Setup of willow:
==> flow/design.v <==
module mult(y,a,b);  
	output logic [15:0] y;
	input  logic [7:0] a,b;
	logic [15:0] y_tmp;
	logic [7:0]  a_tmp;
	logic [7:0]  b_tmp;
	logic [14:0] c1;
	logic [10:0] c2;            
	logic [14:0] out1;
	logic [12:0] out2;
	logic [10:0] out3;
	logic [8:0]  out4;
	logic [14:0] m_temp0;
	logic [13:0] m_temp1;
	logic [12:0] m_temp2;
	logic [11:0] m_temp3;
	logic [10:0] m_temp4;
	logic [9:0]  m_temp5;
	logic [8:0]  m_temp6;
	logic [7:0]  m_temp7;
	always_comb
		begin
			if(a[7])
				begin
					a_tmp = ~a+1'b1;
					if(b[7])
						begin
							b_tmp = ~b+1'b1;
							y = y_tmp ;
						end
					else
						begin
							b_tmp = b;
							y = ~y_tmp+1'b1;
						end
				end
			else
				begin
					a_tmp = a;
					if(b[7])
						begin
							b_tmp = ~b+1'b1;
							y = ~y_tmp+1'b1;
						end
					else
						begin
							b_tmp = b;
							y = y_tmp;
						end
				end
		end
	always_comb
		begin
			out1 = m_temp0 + m_temp1;
			out2 = m_temp2 + m_temp3;
			out3 = m_temp4 + m_temp5;
			out4 = m_temp6 + m_temp7;
			c1   = out1    + out2;
			c2   = out3    + out4;
			y_tmp= c1      + c2;
		end
	always_comb
		begin		
			m_temp0[14:7] = b_tmp[7]?a_tmp:8'b00000000;
			m_temp0[6:0]  = 7'b0000000;
			m_temp1[13:6] = b_tmp[6]?a_tmp:8'b00000000;
			m_temp1[5:0]  = 6'b000000;
			m_temp2[12:5] = b_tmp[5]?a_tmp:8'b00000000;
			m_temp2[4:0]  = 5'b00000;
			m_temp3[11:4] = b_tmp[4]?a_tmp:8'b00000000;
			m_temp3[3:0]  = 4'b0000;
			m_temp4[10:3] = b_tmp[3]?a_tmp:8'b00000000;
			m_temp4[2:0]  = 3'b000;
			m_temp5[9:2]  = b_tmp[2]?a_tmp:8'b00000000;
			m_temp5[1:0]  = 2'b00;
			m_temp6[8:1]  = b_tmp[1]?a_tmp:8'b00000000;
			m_temp6[0]    = 1'b0;
			m_temp7       = b_tmp[0]?a_tmp:8'b00000000;
		end
endmodule
	module cnm(rep,imp,rea,ima,req,imq);  
	output logic signed[15:0] rep, imp;
	input  logic signed[7:0] rea, req, ima, imq;
	logic signed[15:0] y0,y1,y2,y3;
	mult reaXreq (.y(y0), .a(rea), .b(req));
	mult imaXimq (.y(y1), .a(ima), .b(imq));
	mult reaXimq (.y(y2), .a(rea), .b(imq));
	mult imaXreq (.y(y3), .a(ima), .b(req));
	always_comb
		begin
			rep = y0-y1;
			imp = y2+y3;
		end
endmodule
module cnm_top (
    input  logic               clk,
    input  logic               rst,
    input  logic               in_valid,
    input  logic signed [7:0]  rea,
    input  logic signed [7:0]  ima,
    input  logic signed [7:0]  req,
    input  logic signed [7:0]  imq,
    output logic               out_valid,
    output logic signed [15:0] rep,
    output logic signed [15:0] imp
);
    logic signed [7:0]  rea_r, ima_r, req_r, imq_r;
    logic               valid_r;
    logic signed [15:0] rep_c, imp_c;
    cnm cnm (.rep(rep_c), .imp(imp_c), .rea(rea_r), .ima(ima_r), .req(req_r), .imq(imq_r));
    always_ff @(posedge clk) begin
        rea_r <= rea;
        ima_r <= ima;
        req_r <= req;
        imq_r <= imq;
        rep   <= rep_c;
        imp   <= imp_c;
        if (rst) begin
            valid_r   <= 1'b0;
            out_valid <= 1'b0;
        end else begin
            valid_r   <= in_valid;
            out_valid <= valid_r;
        end
    end
endmodule
Settings: LEC_CHECK=0, CAP_MARGIN=20, CORE_MARGIN=2, CORE_UTILIZATION=72, CTS_CLUSTER_DIAMETER=354, CTS_CLUSTER_SIZE=27, MAX_ROUTING_LAYER=met4, PLACE_DENSITY_LB_ADDON=0.21, SETUP_SLACK_MARGIN=0.51, SLEW_MARGIN=20; clock period 2.11 ns.
run.sh (not shown) runs the stock make flow with config.mk's settings and CLKGATE_MAP_FILE=.
Tool error DPL-0038 stopped willow during detailed placement; no final results.
Changes in indigo relative to willow:
# willow
export LEC_CHECK = 0
export CAP_MARGIN = 20
export CORE_MARGIN = 2
export CORE_UTILIZATION = 72
export CTS_CLUSTER_DIAMETER = 354
export CTS_CLUSTER_SIZE = 27
export MAX_ROUTING_LAYER = met4
export PLACE_DENSITY_LB_ADDON = 0.21
export SETUP_SLACK_MARGIN = 0.51
export SLEW_MARGIN = 20
create_clock -name core_clock -period 2.11 [get_ports {clk}]
# indigo
export LEC_CHECK = 0
export ABC_AREA = 1
export CAP_MARGIN = 20
export CORE_MARGIN = 2
export CORE_UTILIZATION = 66
export CTS_CLUSTER_DIAMETER = 41
export CTS_CLUSTER_SIZE = 71
export SLEW_MARGIN = 20
create_clock -name core_clock -period 6.54 [get_ports {clk}]
## What came out
indigo went all the way through synthesis, placement and routing and the layout is clean on timing, DRC and antenna.
Delta (indigo minus willow): chip area estimate from yosys synthesis rose by 1100 sq um; fraction of the mapped netlist area in compound gates fell by 6.5 points; area of the chip rose by 18%.
Measured against each other, indigo and willow differ in proportion of synthesized area in mux cells, the higher figure coming from willow.
indigo — part of the Yosys area used for sequential elements 0.88 points lower, willow as reference
Compared to willow, indigo has weighted congestion reported at the end of routability-driven placement 9.9% lower.
Measured against each other, indigo and willow differ in number of nets produced by synthesis, the lower figure coming from willow.
Against willow, indigo reports a post-synthesis average cell area that is lower.
[diff] netlist area before placement, indigo relative to willow: regression
The port buffer count on willow is in line with that on indigo.
Looking at prevailing logic family in the synthesized netlist, the adder cells result is from willow; the simple AND/OR/NAND/NOR gates one comes from indigo.
indigo ends up with a simple-gate share of the synthesized area that is 12 points higher than in willow.
Here is what was changed in the inputs of xenon compared with indigo.
# indigo
export LEC_CHECK = 0
export ABC_AREA = 1
export CAP_MARGIN = 20
export CORE_MARGIN = 2
export CORE_UTILIZATION = 66
export CTS_CLUSTER_DIAMETER = 41
export CTS_CLUSTER_SIZE = 71
export SLEW_MARGIN = 20
create_clock -name core_clock -period 6.54 [get_ports {clk}]
# xenon
export LEC_CHECK = 0
export CAP_MARGIN = 20
export CORE_MARGIN = 2
export CORE_UTILIZATION = 40
export CTS_CLUSTER_SIZE = 84
export SETUP_SLACK_MARGIN = 0.07
export SLEW_MARGIN = 20
create_clock -name core_clock -period 7.0 [get_ports {clk}]
==> comparison <==
xenon and indigo all finish clean. NOTE: chip area line of the yosys report in xenon falls short of that of indigo. The lower final routed wirelength across all metal layers of xenon and indigo is in xenon.

========
RTL: the design.v shown in full above, as it stands there.
==> flow/config.mk <==
export PLATFORM = sky130hd
export DESIGN_NAME = cnm_top
export DESIGN_NICKNAME = cnm_top
export VERILOG_FILES = /design/flow/design.v
export SDC_FILE = /design/flow/constraint.sdc
export NUM_CORES = 4
export LEC_CHECK = 0
export ABC_AREA = 1
export CAP_MARGIN = 20
export CORE_ASPECT_RATIO = 0.5
export CORE_MARGIN = 2
export CORE_UTILIZATION = 66
export CTS_CLUSTER_DIAMETER = 203
export CTS_CLUSTER_SIZE = 100
export PLACE_DENSITY = 0.42
export SLEW_MARGIN = 20
==> flow/constraint.sdc <==
create_clock -name core_clock -period 7.0 [get_ports {clk}]
set_input_delay 1.4000 -clock core_clock [delete_from_list [all_inputs] [get_ports {clk}]]
set_output_delay 1.4000 -clock core_clock [all_outputs]
set_load 0.01 [all_outputs]
Then changed:
Settings changed: ABC_AREA 1 to not set, CORE_ASPECT_RATIO 0.5 to not set, CORE_UTILIZATION 66 to 40, CTS_CLUSTER_DIAMETER 203 to not set, CTS_CLUSTER_SIZE 100 to not set, PLACE_DENSITY 0.42 to not set.
Clock period 7.0 ns to 6.85 ns, I/O delays scaled along.
Worst setup slack gets worse by 0.21 ns; global-route usage decreases by 13 points; clock skew decreases by 0.0053 ns; area after synthesis decreases by 8.3%; design area increases by 6.7%.
Then changed:
Settings changed: CORE_UTILIZATION 40 to 66, CTS_CLUSTER_DIAMETER set to 41.
Clock period 6.85 ns to 6.54 ns, I/O delays scaled along.
Outcome:
- The changed run finished but fails on negative setup slack
- wire length rises by well over a third
- fmax falls by roughly a tenth
- core utilization rises by 40 points
- synthesized cell count is unchanged
- hold slack gains 0.013 ns
- worst setup slack loses 1.3 ns
- critical path depth rises by 1
- sequential share of layout area falls by 0.45 points
- final cell count falls by a few percent
- sequential cell count stays the same
- cell area rises by a few percent
Then changed:
Settings changed: CORE_UTILIZATION 66 to 45, CTS_CLUSTER_DIAMETER 41 to not set.
Clock period 6.54 ns to 6.85 ns, I/O delays scaled along.
=>
- This time the run finished with timing, DRC and antenna clean
- final cell count grows by about 4.7%
- utilization decreases by 30 points
- routed wire length shrinks by about 30%
- global-route usage is lower by 13 points
- fmax came out higher by 15%
- synthesized area is unchanged
- die size rose by about 45%
Then changed:
Settings changed: CORE_UTILIZATION 45 to 68, CTS_CLUSTER_SIZE set to 27.
Clock period 6.85 ns to 2.21 ns, I/O delays scaled along.
Now the flow stopped in clock tree synthesis (4_1_cts).
Synthesized area is unchanged.
Synthesized cell count does not change.
Die size falls by 33%.
Then changed:
Settings changed: ABC_AREA set to 1, CORE_UTILIZATION 68 to 62, CTS_CLUSTER_DIAMETER set to 373, CTS_CLUSTER_SIZE 27 to 99.
Clock period 2.21 ns to 6.23 ns, I/O delays scaled along.
=> Now the flow finished with negative setup slack left. Synthesized area is higher by roughly a tenth. Die area is higher by about a fifth. Synthesized cell count grows by a quarter to a third.

========
Starts from the design.v that is shown in full above.
clock: 3.06 ns
lec_check: 0
abc_area: 0
cap_margin: 20
core_aspect_ratio: 0.69
core_margin: 2
core_utilization: 72
cts_cluster_diameter: 394
cts_cluster_size: 98
setup_slack_margin: 0.89
slew_margin: 20
tns_end_percent: 5
The starting point died in 3_5_place_dp (DPL-0038).
Then changed:
- CAP_MARGIN: 20 -> 40
- CORE_ASPECT_RATIO: 0.69 -> unset
After rerunning: Now the flow failed in 4_1_cts, error DPL-0038; synthesized cell count stays the same; die size barely changes; area after synthesis does not change.
Then changed:
- ABC_AREA: 0 -> 1
- CAP_MARGIN: 40 -> 0
- CORE_ASPECT_RATIO: unset -> 0.5
- CTS_CLUSTER_DIAMETER: 394 -> 373
- CTS_CLUSTER_SIZE: 98 -> 99
- SETUP_SLACK_MARGIN: 0.89 -> 0.34
- clock period: 3.06 -> 6.23 ns (I/O delays scaled with it)
=>
- The changed run completed and failed the layout checks on negative setup slack
- area after synthesis goes up by 9.1%
- synthesized cell count goes up by 32%
- die size climbs by 9.2%
Then changed:
- CAP_MARGIN: 0 -> 20
- CORE_ASPECT_RATIO: 0.5 -> unset
- CTS_CLUSTER_DIAMETER: 373 -> 394
- CTS_CLUSTER_SIZE: 99 -> 98
- SETUP_SLACK_MARGIN: 0.34 -> unset
- TNS_END_PERCENT: 5 -> unset
- clock period: 6.23 -> 3.06 ns (I/O delays scaled with it)
Effect: This time the run stopped in 3_5_place_dp (DPL-0038). Die area decreases by 0.33%. Area after synthesis stays the same. Synthesized cell count stays the same.

========
RTL: the design.v shown in full above, as it stands there.
Settings: LEC_CHECK=0, ABC_AREA=1, CAP_MARGIN=5, CELL_PAD_IN_SITES_DETAIL_PLACEMENT=1, CELL_PAD_IN_SITES_GLOBAL_PLACEMENT=3, CORE_MARGIN=7, CORE_UTILIZATION=36, CTS_CLUSTER_SIZE=17, GPL_ROUTABILITY_DRIVEN=0, GPL_TIMING_DRIVEN=1, MAX_ROUTING_LAYER=met5, MIN_ROUTING_LAYER=met2, PLACE_DENSITY_LB_ADDON=0.3, SLEW_MARGIN=5, TNS_END_PERCENT=35; clock period 5.9 ns.
The baseline finished but failed the layout checks on negative setup slack.
Change:
- CAP_MARGIN: 5 -> 20
- CELL_PAD_IN_SITES_DETAIL_PLACEMENT: 1 -> default
- CELL_PAD_IN_SITES_GLOBAL_PLACEMENT: 3 -> default
- CORE_MARGIN: 7 -> 2
- CORE_UTILIZATION: 36 -> 62
- CTS_CLUSTER_SIZE: 17 -> default
- GPL_ROUTABILITY_DRIVEN: 0 -> default
- GPL_TIMING_DRIVEN: 1 -> default
- MAX_ROUTING_LAYER: met5 -> default
- MIN_ROUTING_LAYER: met2 -> default
- PLACE_DENSITY_LB_ADDON: 0.3 -> default
- SLEW_MARGIN: 5 -> 20
- TNS_END_PERCENT: 35 -> default
- clock period: 5.9 -> 7.94 ns (I/O delays scaled with it)
Result: Now the flow finished clean; maximum frequency goes down by 10%; die area falls by 47%; via count came out lower by 37%; final area shrinks by 27%; final cell count shrinks by 20%.
Change:
- CORE_ASPECT_RATIO: default -> 1.84
- CORE_UTILIZATION: 62 -> 66
- CTS_CLUSTER_DIAMETER: default -> 203
- CTS_CLUSTER_SIZE: default -> 100
- clock period: 7.94 -> 7.0 ns (I/O delays scaled with it)
Effect: Non-clock buffer count went up by 35. Count of clock-buffer cells in the layout went up by 5. Via count went up by 1.5%. Clock skew went down by 0.0052 ns. Die area went down by 5.7%.
Change:
- ABC_AREA: 1 -> default
- CORE_ASPECT_RATIO: 1.84 -> default
- CORE_UTILIZATION: 66 -> 40
- CTS_CLUSTER_DIAMETER: 203 -> default
- CTS_CLUSTER_SIZE: 100 -> 55
- PLACE_DENSITY_LB_ADDON: default -> 0.16
- SLEW_MARGIN: 20 -> 35
- TNS_END_PERCENT: default -> 80
Result:
- synthesized area shrinks by 8.3%
- cell count went down by 12%
- worst setup slack got worse by 0.056 ns
- wire length is lower by about 6.6%
Change:
- ABC_AREA: default -> 1
- CORE_ASPECT_RATIO: default -> 1.84
- CORE_UTILIZATION: 40 -> 64
- CTS_CLUSTER_DIAMETER: default -> 203
- CTS_CLUSTER_SIZE: 55 -> 100
- PLACE_DENSITY: default -> 0.42
- PLACE_DENSITY_LB_ADDON: 0.16 -> default
- SLEW_MARGIN: 35 -> 20
- TNS_END_PERCENT: 80 -> 20
Outcome: Final area falls slightly. Non-clock buffer count falls by 72. Global-route usage rises by 13 points.

========
Starts from the design.v that is shown in full above.
==> flow/config.mk <==
export PLATFORM = sky130hd
export DESIGN_NAME = cnm_top
export DESIGN_NICKNAME = cnm_top
export VERILOG_FILES = /design/flow/design.v
export SDC_FILE = /design/flow/constraint.sdc
export NUM_CORES = 4
export LEC_CHECK = 0
export CAP_MARGIN = 20
export CORE_MARGIN = 2
export CORE_UTILIZATION = 40
export SLEW_MARGIN = 20
==> flow/constraint.sdc <==
create_clock -name core_clock -period 7.0 [get_ports {clk}]
set_input_delay 1.4000 -clock core_clock [delete_from_list [all_inputs] [get_ports {clk}]]
set_output_delay 1.4000 -clock core_clock [all_outputs]
set_load 0.01 [all_outputs]
The first run ran to the end with no violations.
Rerun with:
Settings changed: ABC_AREA set to 0, CORE_ASPECT_RATIO set to 1.84, CORE_UTILIZATION 40 to 35, CTS_CLUSTER_DIAMETER set to 378, CTS_CLUSTER_SIZE set to 100.
- first-iteration DRC count shrinks by 31%
- clock skew grows by 8.8 ps
- wire length grows by 9.7%
- hold slack improved by 7.0 ps
- sequential cell count does not change
- clock-buffer cell count stays the same
- critical path depth grows by 1
- final cell count grows by 7.1%
Rerun with:
Settings changed: ABC_AREA 0 to 1, CORE_UTILIZATION 35 to 66, CTS_CLUSTER_DIAMETER 378 to 203, PLACE_DENSITY set to 0.87, TNS_END_PERCENT set to 20.
The changed run completed without violations.
First-iteration DRC count is higher by about 130%.
Sequential cell count does not change.
Routed wire length came out higher by about 1%.
Final area is lower by 4.8%.
